==> wip/lagoon <==
==> flow/design.v <==
module alu #(
    parameter INST_W = 4,
    parameter INT_W  = 6,
    parameter FRAC_W = 10,
    parameter DATA_W = INT_W + FRAC_W
)(
    input                      i_clk,
    input                      i_rst_n,
    input                      i_in_valid,
    output                     o_busy,
    input         [INST_W-1:0] i_inst,
    input  signed [DATA_W-1:0] i_data_a,
    input  signed [DATA_W-1:0] i_data_b,
    output                     o_out_valid,
    output        [DATA_W-1:0] o_data
);
    localparam ADD = 4'b0000,
	       	   SUB = 4'b0001,
	           MUL = 4'b0010,
	           ACC = 4'b0011,
	           SOFTPLUS = 4'b0100,
	       	   XOR = 4'b0101,
	       	   RS = 4'b0110,
	           LR = 4'b0111,
	           CNTZERO = 4'b1000,
	           RMATCH = 4'b1001,
			   DIV3 = 16'b0101_0101_0101_0101,  
			   DIV9 = 16'b0001_1100_0111_0001,
			   BUSY = 1;
	reg signed [DATA_W-1:0] i_data_a_R;
	reg signed [DATA_W-1:0] i_data_b_R;
	reg signed [DATA_W-1:0] o_data_R;
	reg		   [DATA_W-1:0] o_data_lock;
	reg	       [INST_W-1:0]	op;
	reg		   				o_busy_R;
	reg						valid_R;
	reg					    valid_lock;
	reg	signed [31:0]       mul_o;
	reg						mul_busy;
	reg						mul_valid;
	reg						mem_rst;
	reg						acc_valid;
	reg signed [DATA_W:0] add_ext1;
	reg signed [DATA_W:0] sub_ext1;
	reg signed [DATA_W*2-1:0] tmp;
	reg mul_cnt;
	reg 	   [3:0] idx;
	reg signed [DATA_W+3:0] acc_mem[15:0];
	reg signed [DATA_W+3:0] acc_tmp;
	reg 	   [DATA_W-1:0] tmp_lr;
	reg		   [4:0] zcnt;
	reg					fnd;
	reg 	   [DATA_W-4:0] match4;
	integer i;
	integer k;
	assign o_data = o_data_lock;
	assign o_busy = o_busy_R;
	assign o_out_valid = valid_lock;
	function automatic [DATA_W-1:0] rnd32_sat16;
		input [DATA_W*2-1:0] x;
		reg carry;
		reg [DATA_W*2-FRAC_W+1:0] round;		
		begin
			carry = x[FRAC_W-1];
			round = $signed({x[DATA_W*2-1], x[(DATA_W*2-1)-:22]}) + carry;
			rnd32_sat16 = (round[(DATA_W*2-FRAC_W)-:8] == {8{1'b0}} || round[(DATA_W*2-FRAC_W)-:8] == {8{1'b1}})? round[0+:16]: {round[DATA_W*2-FRAC_W], {15{!round[DATA_W*2-FRAC_W]}}};
		end	
	endfunction
	function automatic [DATA_W-1:0] rnd32_sat16_sh4;
		input [DATA_W*2-1:0] x;
		reg carry;
		reg [DATA_W*2-FRAC_W:0] round;
		reg [DATA_W*2-1:0] shift;		
		begin
			shift = x >> 6;
			carry = shift[FRAC_W-1];
			round = $signed({shift[DATA_W*2-1], shift[(DATA_W*2-1)-:22]}) + carry;
			rnd32_sat16_sh4 = (round[(DATA_W*2-FRAC_W)-:8] == {8{1'b0}} || round[(DATA_W*2-FRAC_W)-:8] == {8{1'b1}})? round[0+:16]: {round[DATA_W*2-FRAC_W], {15{!round[DATA_W*2-FRAC_W]}}};
		end	
	endfunction
	function automatic [DATA_W-1:0] sat_ext1;
		input [DATA_W:0] ext1;
		begin
			sat_ext1 = (ext1[DATA_W:DATA_W-1] == 2'b00 || ext1[DATA_W:DATA_W-1] == 2'b11)? ext1[DATA_W-1:0]: {ext1[DATA_W], {15{!ext1[DATA_W]}}};
		end
	endfunction
	function automatic [DATA_W-1:0] softplus;
		input signed [DATA_W-1:0] x;
		reg signed [DATA_W*2-1:0] sf_tmp;
		begin
			if(x >= 2048) begin
				softplus = x;
			end else if((x >= 0) && (x < 2048)) begin
				sf_tmp = $signed($signed({{x[DATA_W-1]}, x[0+:14], {1'b0}}) + 2048) * DIV3;
				softplus = rnd32_sat16_sh4(sf_tmp);
			end else if((x >= -1024) && (x < 0)) begin
				sf_tmp = $signed(x + 2048) * DIV3;
				softplus = rnd32_sat16_sh4(sf_tmp);
			end else if((x >= -2048) && (x < -1024)) begin
				sf_tmp = $signed($signed({{x[DATA_W-1]}, x[0+:14], {1'b0}}) + 5120) * DIV9;
				softplus = rnd32_sat16_sh4(sf_tmp);
			end else if((x >= -3072) && (x < -2048)) begin
				sf_tmp = $signed(x + 3072) * DIV9;
				softplus = rnd32_sat16_sh4(sf_tmp);
			end else if(x < -3072) begin
				softplus = 0;
			end else begin
				softplus = 0;
			end
		end
	endfunction
	always@(*) begin
		add_ext1 = 0;
		sub_ext1 = 0;
		mul_o = 0;
		acc_tmp = 0;
		zcnt = 0;
		match4 = 0;
		i = 0;
		case(op)
			ADD: begin
				add_ext1 = {i_data_a_R[DATA_W-1], i_data_a_R} + {i_data_b_R[DATA_W-1], i_data_b_R};
				o_data_R = sat_ext1(add_ext1);
			end
			SUB: begin
				sub_ext1 = {i_data_a_R[DATA_W-1], i_data_a_R} - {i_data_b_R[DATA_W-1], i_data_b_R};
				o_data_R = sat_ext1(sub_ext1);
			end
			MUL: begin
				mul_o = i_data_a_R * i_data_b_R;
				o_data_R = rnd32_sat16(mul_o);
			end
			ACC: begin 			
				acc_tmp = {{1'b0}, acc_mem[idx]} + {{4{i_data_b_R[DATA_W-1]}}, i_data_b_R};
				o_data_R = (acc_tmp[(DATA_W+3)-:5] == {5{1'b0}} || acc_tmp[(DATA_W+3)-:5] == {5{1'b1}})? acc_tmp[(DATA_W-1)-:16]: {acc_tmp[DATA_W+3], {15{!acc_tmp[DATA_W+3]}}};
			end
			SOFTPLUS: o_data_R = softplus(i_data_a_R);
			XOR: o_data_R = i_data_a_R ^ i_data_b_R;
			RS: o_data_R = i_data_a_R >>> i_data_b_R;
			LR: o_data_R = (i_data_a_R >> (DATA_W - i_data_b_R)) ^ (i_data_a_R << i_data_b_R);
			CNTZERO: begin
				zcnt = 0;
				for(i = 0; i < DATA_W; i = i + 1) begin
					if(i_data_a_R[i] && 1) zcnt = ((DATA_W-1) - i);
				end
				o_data_R = {{11{1'b0}}, zcnt};
			end
			RMATCH: begin
				for(i = 0; i <= DATA_W-4; i = i + 1) begin
					match4[i] = (i_data_a_R[i+:4] == i_data_b_R[(DATA_W-1-i)-:4]);
				end
				o_data_R = {{3{1'b0}}, match4};
			end
			default: o_data_R = 0;
		endcase
	end
	always@(*) begin
		idx = i_data_a_R[0+:4];
	end
    always@(posedge i_clk or negedge i_rst_n) begin
    	if(!i_rst_n) begin
			for(k = 0; k < 16; k = k + 1) begin
				acc_mem[k] <= 0;
			end
		end else if(op == ACC) begin
			acc_mem[idx] <= acc_mem[idx] + {{4{i_data_b_R[DATA_W-1]}}, i_data_b_R};
		end
	end
    always@(posedge i_clk or negedge i_rst_n) begin
    	if(!i_rst_n) begin
			i_data_a_R <= 0;
			i_data_b_R <= 0;
			op <= 0;		
		end else if(i_in_valid) begin
			i_data_a_R <= i_data_a;
			i_data_b_R <= i_data_b;
			op <= i_inst;
		end else begin
			i_data_a_R <= 0;
			i_data_b_R <= 0;
			op <= op;
		end           
    end
	always@(posedge i_clk or negedge i_rst_n) begin
    	if(!i_rst_n) begin
    		o_busy_R <= 0;
    	end else if(i_in_valid) begin
    		o_busy_R <= 1;
    	end else if(valid_R) begin
    		o_busy_R <= 0;
    	end else begin
    		o_busy_R <= 0;
    	end
    end
	always@(posedge i_clk or negedge i_rst_n) begin
    	if(!i_rst_n) begin
    		valid_R <= 0;
    	end else if(i_in_valid) begin
    		valid_R <= 1;
    	end else begin
    		valid_R <= 0;
    	end
    end
	always@(posedge i_clk or negedge i_rst_n) begin
    	if(!i_rst_n) begin
			o_data_lock <= 0;
		end else if(valid_R) begin
			o_data_lock <= o_data_R;
		end else begin
			o_data_lock <= 0;
		end           
    end
    always@(posedge i_clk or negedge i_rst_n) begin
    	if(!i_rst_n) begin
    		valid_lock <= 0;
    	end else if(valid_R) begin
    		valid_lock <= 1;
    	end else begin
    		valid_lock <= 0;
    	end
    end
endmodule
==> flow/run.sh <==
#!/bin/bash
# the make line also repeats each setting of config.mk as NAME=value (left out here)
make -C /OpenROAD-flow-scripts/flow DESIGN_CONFIG=/design/flow/config.mk WORK_HOME=/design/flow/orfs CLKGATE_MAP_FILE= finish
==> flow/config.mk <==
export PLATFORM = sky130hd
export DESIGN_NAME = alu
export DESIGN_NICKNAME = alu
export VERILOG_FILES = /design/flow/design.v
export SDC_FILE = /design/flow/constraint.sdc
export NUM_CORES = 4
export LEC_CHECK = 0
export CAP_MARGIN = 20
export CORE_MARGIN = 2
export CORE_UTILIZATION = 66
export SLEW_MARGIN = 20
==> flow/constraint.sdc <==
create_clock -name core_clock -period 6.92 [get_ports {i_clk}]
set_input_delay 1.3840 -clock core_clock [delete_from_list [all_inputs] [get_ports {i_clk}]]
set_output_delay 1.3840 -clock core_clock [all_outputs]
set_load 0.01 [all_outputs]
==> wip/ember (differences from wip/lagoon) <==
--- a/flow/config.mk
+++ b/flow/config.mk
@@ -9,3 +9,3 @@
 export CORE_MARGIN = 2
-export CORE_UTILIZATION = 66
+export CORE_UTILIZATION = 40
 export SLEW_MARGIN = 20
==> flow/constraint.sdc (replaced) <==
create_clock -name core_clock -period 8.39 [get_ports {i_clk}]
set_input_delay 1.6780 -clock core_clock [delete_from_list [all_inputs] [get_ports {i_clk}]]
set_output_delay 1.6780 -clock core_clock [all_outputs]
set_load 0.01 [all_outputs]
==> qor summary <==
item                                                                           wip/ember                 wip/lagoon
Flip-flop cell with the highest count after synthesis           sky130_fd_sc_hd__dfrtp_1   sky130_fd_sc_hd__dfrtp_1
Pre-CTS WS                                                                     -0.128 ns                   -1.07 ns
Portion of the post-synthesis area used by sequential elements                     0.189                      0.189
Cell with the most instances after synthesis                      sky130_fd_sc_hd__inv_1     sky130_fd_sc_hd__inv_1
Number of nets at floorplan                                                        6,890                      6,890
Area share of the largest cell type after synthesis                                0.213                      0.213
Fp_density                                                                         0.402                      0.667
Flops after synth                                                                    374                        374
Status                                                           complete, no violations  aborted with a tool error
Stage where the flow stopped                                                           -   global routing (5_1_grt)
Number of buffers inserted during clock tree synthesis                                42                         38
Die footprint                                                                  0.127 mm2                 0.0774 mm2
Core area                                                                      0.123 mm2                 0.0744 mm2
Summed instance area of the synthesized netlist                               0.0496 mm2                 0.0496 mm2
Placed Cells incl. Taps                                                            7,583                      7,611
Number of enable flip-flop cells                                                       0                          0
Setup fix buffers added after clock tree synthesis                                     4                         60
MUX share of area                                                                 0.0128                     0.0128
Post-cts repair resize count                                                           5                        259
Number of standard cells reported by yosys                                         5,820                      5,820
Hpwl dp                                                                           146 mm                     155 mm
Row Count                                                                            129                        100
Die boundary height                                                               356 um                     278 um
Chip Width                                                                        356 um                     278 um
Placement Cell Area                                                           0.0540 mm2                 0.0592 mm2
Final RePlAce weighted congestion                                                   1.04                       1.10
Largest area contributor in the netlist                            sky130_fd_sc_hd__fa_1      sky130_fd_sc_hd__fa_1

==> inputs of v4 <==
// alu: RTL as listed in full above, without the edits since
==> flow/config.mk <==
export PLATFORM = sky130hd
export DESIGN_NAME = alu
export DESIGN_NICKNAME = alu
export VERILOG_FILES = /design/flow/design.v
export SDC_FILE = /design/flow/constraint.sdc
export NUM_CORES = 4
export LEC_CHECK = 0
export CAP_MARGIN = 20
export CORE_MARGIN = 2
export CORE_UTILIZATION = 65
export SETUP_SLACK_MARGIN = 1.66
export SLEW_MARGIN = 20
==> flow/constraint.sdc <==
create_clock -name core_clock -period 6.35 [get_ports {i_clk}]
set_input_delay 1.2700 -clock core_clock [delete_from_list [all_inputs] [get_ports {i_clk}]]
set_output_delay 1.2700 -clock core_clock [all_outputs]
set_load 0.01 [all_outputs]
run.sh (not shown) runs the stock make flow with config.mk's settings and CLKGATE_MAP_FILE=.
==> v10: changes against v4 <==
Settings changed: CORE_UTILIZATION 65 to 72, SETUP_SLACK_MARGIN 1.66 to -0.81.
==> flow/constraint.sdc (replaced) <==
create_clock -name core_clock -period 8.34 [get_ports {i_clk}]
set_input_delay 1.6680 -clock core_clock [delete_from_list [all_inputs] [get_ports {i_clk}]]
set_output_delay 1.6680 -clock core_clock [all_outputs]
set_load 0.01 [all_outputs]
==> v13: changes against v4 <==
Settings changed: CORE_UTILIZATION 65 to 68, SETUP_SLACK_MARGIN 1.66 to unset.
==> flow/constraint.sdc (replaced) <==
create_clock -name core_clock -period 7.73 [get_ports {i_clk}]
set_input_delay 1.5460 -clock core_clock [delete_from_list [all_inputs] [get_ports {i_clk}]]
set_output_delay 1.5460 -clock core_clock [all_outputs]
set_load 0.01 [all_outputs]
==> v37: changes against v4 <==
Settings changed: CORE_UTILIZATION 65 to 48, SETUP_SLACK_MARGIN 1.66 to unset.
==> flow/constraint.sdc (replaced) <==
create_clock -name core_clock -period 4.44 [get_ports {i_clk}]
set_input_delay 0.8880 -clock core_clock [delete_from_list [all_inputs] [get_ports {i_clk}]]
set_output_delay 0.8880 -clock core_clock [all_outputs]
set_load 0.01 [all_outputs]
==> comparison <==
Register-to-register slack, lowest first: v37, v10, v13. In synthesized cell count, v10 and v13 do not differ. Against v13, the design area of v37 is larger by about 16%. The highest first-iteration DRC count belongs to v10, the lowest to v37. Power, highest first: v37, v13, v10. Non-clock buffer count, lowest first: v10, v13, v37. v10 completed, yet does not pass: setup timing. v13 finished with setup timing left. v37 produced a layout that fails on setup timing. v4 aborted during global routing (5_1_grt) (ODB-0269). Fmax: v10 < v13 < v37. In synthesized area, v10 and v13 do not differ. In flip-flop count, v10 and v13 do not differ.

==> run Y <==
Starts from the design.v that is shown in full above.
clock: 8.39 ns
lec_check: 0
cap_margin: 20
core_margin: 2
core_utilization: 16
slew_margin: 20
==> run Z: changes against run Y <==
==> flow/config.mk (replaced) <==
export PLATFORM = sky130hd
export DESIGN_NAME = alu
export DESIGN_NICKNAME = alu
export VERILOG_FILES = /design/flow/design.v
export SDC_FILE = /design/flow/constraint.sdc
export NUM_CORES = 4
export LEC_CHECK = 0
export ABC_AREA = 1
export CAP_MARGIN = 20
export CELL_PAD_IN_SITES_GLOBAL_PLACEMENT = 0
export CORE_MARGIN = 2
export CORE_UTILIZATION = 70
export CTS_CLUSTER_DIAMETER = 269
export CTS_CLUSTER_SIZE = 65
export MAX_ROUTING_LAYER = met4
export MIN_ROUTING_LAYER = met1
export PLACE_DENSITY_LB_ADDON = 0.16
export SETUP_SLACK_MARGIN = -0.43
export SLEW_MARGIN = 5
export TNS_END_PERCENT = 75
==> flow/constraint.sdc (replaced) <==
create_clock -name core_clock -period 6.33 [get_ports {i_clk}]
set_input_delay 1.2660 -clock core_clock [delete_from_list [all_inputs] [get_ports {i_clk}]]
set_output_delay 1.2660 -clock core_clock [all_outputs]
set_load 0.01 [all_outputs]
==> run G: changes against run Y <==
--- a/flow/config.mk
+++ b/flow/config.mk
@@ -7,5 +7,5 @@
 export LEC_CHECK = 0
 export CAP_MARGIN = 20
 export CORE_MARGIN = 2
-export CORE_UTILIZATION = 16
+export CORE_UTILIZATION = 58
 export SLEW_MARGIN = 20
==> flow/constraint.sdc (replaced) <==
create_clock -name core_clock -period 7.4 [get_ports {i_clk}]
set_input_delay 1.4800 -clock core_clock [delete_from_list [all_inputs] [get_ports {i_clk}]]
set_output_delay 1.4800 -clock core_clock [all_outputs]
set_load 0.01 [all_outputs]
==> results <==
Against run G, the combinational power of run Y is smaller by 37%. Of run Y and run G, run Y has the higher sequential share of layout area (gap 1.1 points). Between run Y and run G, the lower first-iteration DRC count is in run Y (gap about 14%, measured against run G). Non-clock buffer count: run G is higher than run Y (740). Of run Z and run Y, run Z has the higher area after synthesis (gap about 8%, measured against run Y). In synthesized cell count, run Y and run G do not differ. In run G the worst setup slack is lower than in run Y, by 0.65 ns. In run G the count of clock-buffer cells in the layout is lower than in run Y, by 6. Run Z failed in global routing, error GRT-0232. Run Y completed without violations. Run G completed and failed the layout checks on setup timing.
==> figures <==
	run Y	run Z	run G
Worst setup EP type	flop	-	flop
Most popular library cell in the synthesized design by count	sky130_fd_sc_hd__inv_1	sky130_fd_sc_hd__nand2_1	sky130_fd_sc_hd__inv_1
Min-Delay Startpoint	acc_mem[8][11]	-	acc_mem[5][10]
Routed via count	43110	-	47260
Run status	complete, no violations	did not finish	failed layout checks
Last stage reached	-	global routing	-
Violated checks	-	-	setup timing
Maximum fanout along the worst path	12	-	7
Post-synthesis to final-layout area growth	17.81%	-	26.32%
Yosys synthesis chip area	0.04965 mm^2	0.05358 mm^2	0.04965 mm^2
Top routing layer used	met5	-	met5
Power in combinational cells	15.1 mW	-	23.9 mW
Clock period minus final worst setup slack	8.135 ns	-	7.790 ns
Final core utilization	18.94%	-	73.77%
Cells in synth_stat.txt	5820	7506	5820
Part of the power in registers	11.3%	-	8.7%
Quantity of gates resized following cts	5	370	297
Worst setup slack before clock tree synthesis	-0.03589 ns	-1.307 ns	-0.6381 ns
Register area share after synthesis	18.85%	17.47%	18.85%
DR WL met3	12570 um	-	20820 um
Power is estimated from default activity; no workload was simulated.
